==> inputs of run A <==
## system_top
module system_top (
    input  wire         clk, 
    input  wire         rst,
    input  wire         rx,
    output wire         tx,
    input  wire         miso,
    output wire         sclk,
    output wire         mosi,
    output wire         cs_n,
    output wire         nrst_pd,
    output wire [4:0]   pwm_servos,  
    input  wire [4:0]   input_ir,
	output wire [4:0] led_busy,
	output wire         led1, led2
);
Settings: LEC_CHECK=0, CAP_MARGIN=20, CORE_MARGIN=2, CORE_UTILIZATION=72, CTS_CLUSTER_DIAMETER=363, CTS_CLUSTER_SIZE=21, HOLD_SLACK_MARGIN=-0.06, PLACE_DENSITY=0.66, SETUP_SLACK_MARGIN=-0.66, SLEW_MARGIN=20; clock period 6.52 ns.
run.sh (not shown) runs the stock make flow with config.mk's settings and CLKGATE_MAP_FILE=.
==> inputs of run X, as changes to run A <==
- CORE_UTILIZATION: 72 -> 60
- CTS_CLUSTER_DIAMETER: 363 -> default
- CTS_CLUSTER_SIZE: 21 -> default
- HOLD_SLACK_MARGIN: -0.06 -> default
- PLACE_DENSITY: 0.66 -> default
- SETUP_SLACK_MARGIN: -0.66 -> default
==> flow/constraint.sdc (replaced) <==
create_clock -name core_clock -period 3.33 [get_ports {clk}]
set_input_delay 0.6660 -clock core_clock [delete_from_list [all_inputs] [get_ports {clk}]]
set_output_delay 0.6660 -clock core_clock [all_outputs]
set_load 0.01 [all_outputs]
==> comparison table <==
                                                                                                            run A                                   run X
Core region area                                                                                        60250 µm²                               71850 µm²
Signal buf overhead                                                                                      0.008791                                 0.02445
Tool warnings                                                                                                  57                                      58
Util after Layout                                                                                          0.7654                                  0.6809
Clock Power                                                                                             0.00345 W                                0.0112 W
Data required, critical path                                                                              6.78 ns                                 3.74 ns
Global-route wire length before repair                                                                  152600 µm                               152900 µm
Part of the total power dissipated in the clock network                                                     0.332                                   0.451
Status                                                                                   timing/DRC/antenna clean                timing/DRC/antenna clean
Number of tapcells                                                                                            782                                     950
Beginning of the critical path                                             comm_inst.rx_fifo.dout[3]$_SDFFE_PP0P_  comm_inst.rx_fifo.dout[2]$_SDFFE_PP0P_
Die H                                                                                                    250.4 µm                                273.9 µm
Net count reported at finish                                                                                 4112                                    4256
Final worst clock skew                                                                                 0.01796 ns                              0.02027 ns
Min Hold Slack                                                                                          0.3558 ns                               0.3326 ns
Worst IR Drop VDD                                                                                       0.2655 mV                               0.5743 mV
Number of detailed-routing iterations run before antenna repair                                                 8                                       6
Portion of the clock cycle consumed by the worst path in the final layout                                  0.7281                                  0.9651
Delay of the slowest cell on the worst path                                                               0.77 ns                                 0.54 ns
Die X                                                                                                    250.4 µm                                273.9 µm
Min cycle time layout                                                                                    4.747 ns                                3.214 ns
Number of buffers and inverters on the critical path                                                            1                                       2
Leakage                                                                                                  16.58 nW                                18.00 nW
Clock-pin slew of the registers on the worst-case setup and hold paths                                    0.09 ns                                 0.06 ns
Worst setup margin                                                                                       1.773 ns                               0.1162 ns
Routed vias/inst                                                                                            6.294                                   5.884

---

==> job 509: inputs <==
Starting RTL as in the previous note.
clock: 8.0 ns
lec_check: 0
abc_area: 1
cap_margin: 20
cell_pad_in_sites_detail_placement: 2
cell_pad_in_sites_global_placement: 1
core_margin: 2
core_utilization: 40
cts_cluster_size: 25
slew_margin: 20
==> inputs of job 9194, as changes to job 509 <==
==> flow/config.mk (replaced) <==
export PLATFORM = sky130hd
export DESIGN_NAME = system_top
export DESIGN_NICKNAME = system_top
export VERILOG_FILES = /design/flow/design.v
export SDC_FILE = /design/flow/constraint.sdc
export NUM_CORES = 4
export LEC_CHECK = 0
export ABC_AREA = 1
export CAP_MARGIN = 15
export CORE_ASPECT_RATIO = 0.72
export CORE_MARGIN = 2
export CORE_UTILIZATION = 72
export CTS_CLUSTER_DIAMETER = 363
export SETUP_SLACK_MARGIN = -0.17
export SLEW_MARGIN = 20
==> flow/constraint.sdc (replaced) <==
create_clock -name core_clock -period 2.68 [get_ports {clk}]
set_input_delay 0.5360 -clock core_clock [delete_from_list [all_inputs] [get_ports {clk}]]
set_output_delay 0.5360 -clock core_clock [all_outputs]
set_load 0.01 [all_outputs]
==> inputs of job 951, as changes to job 509 <==
==> flow/config.mk (replaced) <==
export PLATFORM = sky130hd
export DESIGN_NAME = system_top
export DESIGN_NICKNAME = system_top
export VERILOG_FILES = /design/flow/design.v
export SDC_FILE = /design/flow/constraint.sdc
export NUM_CORES = 4
export LEC_CHECK = 0
export ABC_AREA = 0
export CAP_MARGIN = 5
export CORE_MARGIN = 2
export CORE_UTILIZATION = 70
export CTS_CLUSTER_DIAMETER = 397
export SETUP_SLACK_MARGIN = -0.26
export SLEW_MARGIN = 20
==> flow/constraint.sdc (replaced) <==
create_clock -name core_clock -period 2.71 [get_ports {clk}]
set_input_delay 0.5420 -clock core_clock [delete_from_list [all_inputs] [get_ports {clk}]]
set_output_delay 0.5420 -clock core_clock [all_outputs]
set_load 0.01 [all_outputs]
==> inputs of job 7409, as changes to job 509 <==
==> flow/config.mk (replaced) <==
export PLATFORM = sky130hd
export DESIGN_NAME = system_top
export DESIGN_NICKNAME = system_top
export VERILOG_FILES = /design/flow/design.v
export SDC_FILE = /design/flow/constraint.sdc
export NUM_CORES = 4
export LEC_CHECK = 0
export CAP_MARGIN = 20
export CORE_MARGIN = 2
export CORE_UTILIZATION = 58
export CTS_CLUSTER_SIZE = 44
export SETUP_SLACK_MARGIN = 1.58
export SLEW_MARGIN = 20
==> flow/constraint.sdc (replaced) <==
create_clock -name core_clock -period 5.39 [get_ports {clk}]
set_input_delay 1.0780 -clock core_clock [delete_from_list [all_inputs] [get_ports {clk}]]
set_output_delay 1.0780 -clock core_clock [all_outputs]
set_load 0.01 [all_outputs]
==> results <==
metric                                                                                job 509                           job 7409                         job 951                        job 9194
Run status                                                           timing/DRC/antenna clean           timing/DRC/antenna clean                 failed layout checks            failed layout checks
Reasons for failing layout checks                                                           -                                  -                    setup timing                    setup timing
Clock Power                                                                           5.06 mW                            6.77 mW                         13.8 mW                         12.7 mW
Violation count after the first detailed-route iteration                                 1672                               2071                            2793                            4068
DR top layer                                                                             met5                               met4                            met4                            met4
Origin of the worst setup path                                      comm_inst.rx_fifo.dout[1]          comm_inst.rx_fifo.dout[3]       comm_inst.rx_fifo.dout[1]       comm_inst.rx_fifo.dout[3]
Worst Clk Skew                                                                      0.0187 ns                          0.0288 ns                       0.0276 ns                       0.0262 ns
Clk pwr share                                                                           0.466                              0.447                           0.451                           0.424
Maximum cell stage delay along the critical path                                      0.74 ns                            0.56 ns                         0.53 ns                         0.38 ns
Count of unique library cells instantiated by Yosys                                        68                                 90                              90                              68
Hold path startpoint                                        rfid_inst.spi_module.miso_sync[0]  rfid_inst.spi_module.miso_sync[0]                             rst                             rst
Fin Hold WS                                                                          0.329 ns                           0.335 ns                        0.223 ns                        0.280 ns
Unrepaired setup endpoints after global routing                                         false                               true                            true                            true
Final Core Density                                                                      0.452                              0.648                           0.818                           0.823
Combined buffer and inverter count along the critical path                                  2                                  2                               2                               3
Endpoint of the most critical register-to-register path        comm_inst.handler.tx_buf[4][1]     comm_inst.handler.tx_buf[3][4]  comm_inst.handler.tx_buf[3][1]  comm_inst.handler.rx_buf[4][5]
Per-cell via count in the routed design                                                  5.35                               5.89                            6.20                            5.90
Clk Latency, worst-skew pair                                                          0.70 ns                            0.67 ns                         0.68 ns                         0.66 ns
Vias in the first global route                                                          37800                              29400                           31700                           33300
Routing usage on met3                                                                  0.0316                             0.0349                          0.0473                          0.0520
GR Util met1                                                                            0.289                              0.330                           0.395                           0.491
Floorplan row count                                                                       122                                100                              91                              77
Final Setup Violations                                                                      0                                  0                             247                             130
Sum of met3 wire segment lengths after detailed routing                               3760 µm                            4460 µm                         6530 µm                         9180 µm
R2R cell count                                                                             16                                 10                              10                              18
Floorplan die width                                                                    337 µm                             279 µm                          254 µm                          297 µm
MUX area fraction                                                                     0.00541                             0.0632                          0.0632                         0.00541
Arrival time of data at the critical path endpoint                                    4.79 ns                            4.04 ns                         3.45 ns                         3.15 ns

---

==> v34: inputs <==
system_top again, from the RTL that the note above started with.
clock: 3.52 ns
lec_check: 0
cap_margin: 10
cell_pad_in_sites_detail_placement: 2
cell_pad_in_sites_global_placement: 3
core_margin: 10
core_utilization: 65
cts_cluster_diameter: 284
cts_cluster_size: 44
gpl_routability_driven: 0
gpl_timing_driven: 1
max_routing_layer: met4
min_routing_layer: met1
place_density_lb_addon: 0.09
slew_margin: 20
==> inputs of v20, as changes to v34 <==
Settings changed: ABC_AREA set to 1, CAP_MARGIN 10 to 30, CELL_PAD_IN_SITES_GLOBAL_PLACEMENT 3 to 1, CORE_MARGIN 10 to 2, CORE_UTILIZATION 65 to 40, CTS_CLUSTER_DIAMETER 284 to unset, CTS_CLUSTER_SIZE 44 to 56, GPL_TIMING_DRIVEN 1 to 0, MAX_ROUTING_LAYER met4 to unset, MIN_ROUTING_LAYER met1 to unset, PLACE_DENSITY_LB_ADDON 0.09 to unset, TNS_END_PERCENT set to 10.
==> flow/constraint.sdc (replaced) <==
create_clock -name core_clock -period 8.0 [get_ports {clk}]
set_input_delay 1.6000 -clock core_clock [delete_from_list [all_inputs] [get_ports {clk}]]
set_output_delay 1.6000 -clock core_clock [all_outputs]
set_load 0.01 [all_outputs]
==> qor summary <==
| item | v34 | v20 |
|---|---|---|
| Outcome | did not finish | finished clean |
| Stage where the flow stopped | global placement without I/O | - |
| Most instantiated library cell after synthesis | sky130_fd_sc_hd__dfxtp_1 | sky130_fd_sc_hd__nor2_1 |
| Post-Syn Area per Cell | 11.0 µm² | 9.19 µm² |
| Chip area estimate from yosys synthesis | 43700 µm² | 44400 µm² |
| And+or+nand+nor area frac | 0.159 | 0.180 |
| Vertical extent of the die | 279 µm | 337 µm |
| Area fraction in compound gates after synthesis | 0.0981 | 0.129 |
| Yosys warnings | 155 | 155 |
| Synthesized-area fraction occupied by xor and xnor cells | 0.0431 | 0.0191 |
| Library cells used by synthesis | 90 | 68 |
| Post-Syn Instances | 3981 | 4829 |
| Synthesized cell area | 43700 µm² | 44400 µm² |
| Number of flops mapped to enable cells by yosys | 474 | 474 |
| Core area | 66900 µm² | 110000 µm² |
| Post-synth top area cell | sky130_fd_sc_hd__edfxtp_1 | sky130_fd_sc_hd__edfxtp_1 |
| Core Util at FP | 0.653 | 0.402 |
| Post-synth ARST share | 0 | 0 |
| Chip Footprint | 78000 µm² | 114000 µm² |
| Die width | 279 µm | 337 µm |
| Share of Yosys cell area claimed by the top area cell type | 0.326 | 0.321 |
| Area fraction in full adders, half adders and majority gates | 0.0493 | 0.0485 |
| Number of standard-cell rows in the floorplan | 95 | 122 |
| Mux share of post-synthesis cell area | 0.0632 | 0.00541 |
| Sequential area share after synthesis | 0.557 | 0.549 |
| Cells in synth_stat.txt | 3981 | 4829 |

---

==> wip/delta <==
Starting RTL as in the previous note.
clock: 2.71 ns
lec_check: 0
abc_area: 1
cap_margin: 5
core_margin: 2
core_utilization: 72
cts_cluster_diameter: 361
hold_slack_margin: 0.28
setup_slack_margin: 0.21
slew_margin: 20
==> inputs of wip/onyx, as changes to wip/delta <==
Settings changed: ABC_AREA 1 to not set, CAP_MARGIN 5 to 20, CELL_PAD_IN_SITES_GLOBAL_PLACEMENT set to 1, CORE_UTILIZATION 72 to 40, CTS_CLUSTER_DIAMETER 361 to not set, CTS_CLUSTER_SIZE set to 25, HOLD_SLACK_MARGIN 0.28 to not set, SETUP_SLACK_MARGIN 0.21 to not set.
==> flow/constraint.sdc (replaced) <==
create_clock -name core_clock -period 8.0 [get_ports {clk}]
set_input_delay 1.6000 -clock core_clock [delete_from_list [all_inputs] [get_ports {clk}]]
set_output_delay 1.6000 -clock core_clock [all_outputs]
set_load 0.01 [all_outputs]
==> qor summary <==
quantity	wip/delta	wip/onyx
Run status	finished with violations	timing/DRC/antenna clean
Reasons for failing layout checks	negative setup slack	-
Sequential logic power	15.7 mW	5.33 mW
Total Die Area	0.06364 sq mm	0.1120 sq mm
Slowest cell delay on critical path	0.50 ns	0.77 ns
RSZ-0062 raised after global routing	yes	no
Destination of the worst register-to-register timing path	comm_inst.handler.rx_buf[13][2]	comm_inst.handler.tx_buf[4][4]
CP required	3.08 ns	8.40 ns
Number of global-route vias before repair	33760	28410
Worst Setup SP	comm_inst.handler.rx_buf[0][7]	comm_inst.rx_fifo.dout[4]
Final standard cell area without fillers	0.05176 sq mm	0.04933 sq mm
Simple-gate area share of the yosys netlist	18.02%	15.89%
Xor+xnor area frac	1.914%	4.307%
DR WL met3	8.464 mm	3.346 mm
Final HPWL from detailed placement	65.68 mm	63.18 mm
Via density per instance	6.013	5.225
Worst reg-to-reg setup slack	-0.28 ns	3.07 ns
Met2 routing resource usage after global routing	53.44%	27.19%
Routed length on met1	43.34 mm	46.54 mm
Fraction of area in clock buffers and inverters	6.521%	7.777%
GR Layer Usage met3	5.561%	3.042%
Gate power share	4.6%	2.9%
Largest fanout of any net on the critical path	8	34
Final-stage net count	5277	4179

---

==> juniper <==
system_top again, from the RTL that the note above started with.
Settings: LEC_CHECK=0, CAP_MARGIN=20, CELL_PAD_IN_SITES_DETAIL_PLACEMENT=1, CORE_MARGIN=2, CORE_UTILIZATION=40, CTS_CLUSTER_SIZE=96, GPL_ROUTABILITY_DRIVEN=0, PLACE_DENSITY_LB_ADDON=0.04, SETUP_SLACK_MARGIN=0.22, SLEW_MARGIN=25; clock period 8.0 ns.
==> tundra: changes against juniper <==
Settings changed: ABC_AREA set to 1, CAP_MARGIN 20 to 5, CELL_PAD_IN_SITES_DETAIL_PLACEMENT 1 to not set, CORE_UTILIZATION 40 to 72, CTS_CLUSTER_SIZE 96 to 72, GPL_ROUTABILITY_DRIVEN 0 to not set, HOLD_SLACK_MARGIN set to 0.29, PLACE_DENSITY_LB_ADDON 0.04 to not set, SETUP_SLACK_MARGIN 0.22 to not set, SLEW_MARGIN 25 to 20.
==> flow/constraint.sdc (replaced) <==
create_clock -name core_clock -period 2.71 [get_ports {clk}]
set_input_delay 0.5420 -clock core_clock [delete_from_list [all_inputs] [get_ports {clk}]]
set_output_delay 0.5420 -clock core_clock [all_outputs]
set_load 0.01 [all_outputs]
==> violet: changes against juniper <==
Settings changed: CELL_PAD_IN_SITES_DETAIL_PLACEMENT 1 to not set, CELL_PAD_IN_SITES_GLOBAL_PLACEMENT set to 3, CORE_ASPECT_RATIO set to 1.03, CORE_UTILIZATION 40 to 64, CTS_CLUSTER_DIAMETER set to 20, CTS_CLUSTER_SIZE 96 to not set, GPL_TIMING_DRIVEN set to 0, PLACE_DENSITY_LB_ADDON 0.04 to not set, SETUP_SLACK_MARGIN 0.22 to 0.37, SLEW_MARGIN 25 to 20.
==> flow/constraint.sdc (replaced) <==
create_clock -name core_clock -period 4.69 [get_ports {clk}]
set_input_delay 0.9380 -clock core_clock [delete_from_list [all_inputs] [get_ports {clk}]]
set_output_delay 0.9380 -clock core_clock [all_outputs]
set_load 0.01 [all_outputs]
==> comparison <==
In flip-flop count, juniper and tundra do not differ. Of tundra and juniper, tundra has the higher hold slack (gap 0.0027 ns). In juniper the core utilization is lower than in tundra, by 38 points. Clock power: juniper is lower than tundra (63%). In juniper the design area is smaller than in tundra, by about 4%. Against juniper, the register-to-register slack of tundra is lower by 3.3 ns. In sequential power, tundra is at 3.0 times the value of juniper. violet aborted during global placement without I/O (3_1_place_gp_skip_io). juniper went through all stages and came out clean. tundra produced a layout that fails on negative setup slack. Between tundra and juniper, the lower non-clock buffer count is in juniper (gap 197).

---

==> v35: inputs <==
Starting RTL as in the previous note.
// system_top
module system_top (
    input  wire         clk, 
    input  wire         rst,
    input  wire         rx,
    output wire         tx,
    input  wire         miso,
    output wire         sclk,
    output wire         mosi,
    output wire         cs_n,
    output wire         nrst_pd,
    output wire [4:0]   pwm_servos,  
    input  wire [4:0]   input_ir,
	output wire [4:0] led_busy,
	output wire         led1, led2
);
    wire [31:0] UID;
    wire        card_OK;
    wire [4:0] disp_start;
    wire [3:0] s_count [0:4];   
    wire [4:0] busy_servo;
    wire dispensing_active = |busy_servo;
    assign led2     = dispensing_active;
	assign led_busy = busy_servo;
    rc522 rfid_inst (
        .clk            (clk),
        .rst            (rst),
        .miso           (miso),
        .sclk           (sclk),
        .mosi           (mosi),
        .cs_n           (cs_n),
        .nrst_pd        (nrst_pd),
        .UID            (UID),
        .card_OK        (card_OK)
    );
    wire [3:0] count_A, count_B, count_C, count_D, count_E;
    assign s_count[0] = count_A;
    assign s_count[1] = count_B;
    assign s_count[2] = count_C;
    assign s_count[3] = count_D;
    assign s_count[4] = count_E;
    uart_controller comm_inst(
        .clk            (clk),
        .rst            (rst),
        .rx             (rx),
        .tx             (tx),
        .led1           (led1),
        .UID            (UID),
        .card_OK        (card_OK),
        .ir_status      (input_ir),
        .dispensing_active  (dispensing_active),
        .dispenser_start    (disp_start),
        .count_A        (count_A),
        .count_B        (count_B),
        .count_C        (count_C),
        .count_D        (count_D),
        .count_E        (count_E)
    );
    genvar i;
    generate
        for (i = 1; i < 5; i = i + 1) begin: servo_dispensers
            servo_fsm_unit servo_inst1(
                .clk            (clk),
  ...
clock: 2.68 ns
lec_check: 0
abc_area: 1
cap_margin: 20
core_margin: 2
core_utilization: 72
cts_cluster_diameter: 295
cts_cluster_size: 16
hold_slack_margin: 0.29
place_density: 0.37
setup_slack_margin: 0.49
slew_margin: 20
tns_end_percent: 10
==> inputs of v32, as changes to v35 <==
Settings changed: ABC_AREA 1 to not set, CTS_CLUSTER_DIAMETER 295 to 359, CTS_CLUSTER_SIZE 16 to not set, HOLD_SLACK_MARGIN 0.29 to not set, PLACE_DENSITY 0.37 to not set, PLACE_DENSITY_LB_ADDON set to 0.01, SETUP_SLACK_MARGIN 0.49 to -0.23, TNS_END_PERCENT 10 to not set.
==> flow/constraint.sdc (replaced) <==
create_clock -name core_clock -period 2.67 [get_ports {clk}]
set_input_delay 0.5340 -clock core_clock [delete_from_list [all_inputs] [get_ports {clk}]]
set_output_delay 0.5340 -clock core_clock [all_outputs]
set_load 0.01 [all_outputs]
==> inputs of v14, as changes to v35 <==
Settings changed: CORE_UTILIZATION 72 to 45, CTS_CLUSTER_DIAMETER 295 to not set, CTS_CLUSTER_SIZE 16 to not set, HOLD_SLACK_MARGIN 0.29 to not set, PLACE_DENSITY 0.37 to not set, SETUP_SLACK_MARGIN 0.49 to not set, TNS_END_PERCENT 10 to not set.
==> flow/constraint.sdc (replaced) <==
create_clock -name core_clock -period 6.29 [get_ports {clk}]
set_input_delay 1.2580 -clock core_clock [delete_from_list [all_inputs] [get_ports {clk}]]
set_output_delay 1.2580 -clock core_clock [all_outputs]
set_load 0.01 [all_outputs]
==> inputs of v13, as changes to v35 <==
Settings changed: CAP_MARGIN 20 to 5, CTS_CLUSTER_DIAMETER 295 to not set, CTS_CLUSTER_SIZE 16 to 72, HOLD_SLACK_MARGIN 0.29 to 0.28, PLACE_DENSITY 0.37 to not set, PLACE_DENSITY_LB_ADDON set to 0.01, SETUP_SLACK_MARGIN 0.49 to 0.77, TNS_END_PERCENT 10 to not set.
==> flow/constraint.sdc (replaced) <==
create_clock -name core_clock -period 2.71 [get_ports {clk}]
set_input_delay 0.5420 -clock core_clock [delete_from_list [all_inputs] [get_ports {clk}]]
set_output_delay 0.5420 -clock core_clock [all_outputs]
set_load 0.01 [all_outputs]
==> comparison table <==
| metric | v14 | v32 | v13 | v35 |
|---|---|---|---|---|
| Post-route cell area | 49,800 sq um | 50,820 sq um | 53,580 sq um | 50,930 sq um |
| First-pass GRT wire length | 161.2 mm | 168.4 mm | 167.5 mm | 160.2 mm |
| Critical R2R Launch | comm_inst.rx_fifo.dout[2] | comm_inst.rx_fifo.dout[2] | comm_inst.handler.rx_buf[0][2] | comm_inst.rx_fifo.dout[2] |
| Capture endpoint of the worst hold path | rfid_inst.spi_module.miso_sync[1] | rfid_inst.spi_module.miso_sync[0] | rfid_inst.spi_module.miso_sync[0] | rfid_inst.spi_module.miso_sync[1] |
| Max Fclk | 236.2 MHz | 318.0 MHz | 314.8 MHz | 338.7 MHz |
| Status | complete, no violations | complete, but fails checks | complete, but fails checks | complete, but fails checks |
| Violated checks | - | setup timing | setup timing | setup timing |
| Tapcell count | 1,287 | 782 | 790 | 790 |
| Post-CTS setup-driven buffer insertion count | 0 | 12 | 49 | 30 |
| Cell row count | 115 | 90 | 91 | 91 |
| Worst EP arrival | 4550 ps | 3520 ps | 3560 ps | 3320 ps |
| Final min period | 4234 ps | 3145 ps | 3177 ps | 2952 ps |
| Yosys top cell by instances | sky130_fd_sc_hd__nor2_1 | sky130_fd_sc_hd__dfxtp_1 | sky130_fd_sc_hd__nor2_1 | sky130_fd_sc_hd__nor2_1 |
| Post-synth area from yosys stat | 44,380 sq um | 43,720 sq um | 44,380 sq um | 44,380 sq um |
| DP Wirelength | 64.54 mm | 67.40 mm | 65.98 mm | 65.41 mm |
Power and IR drop assume default switching activity.
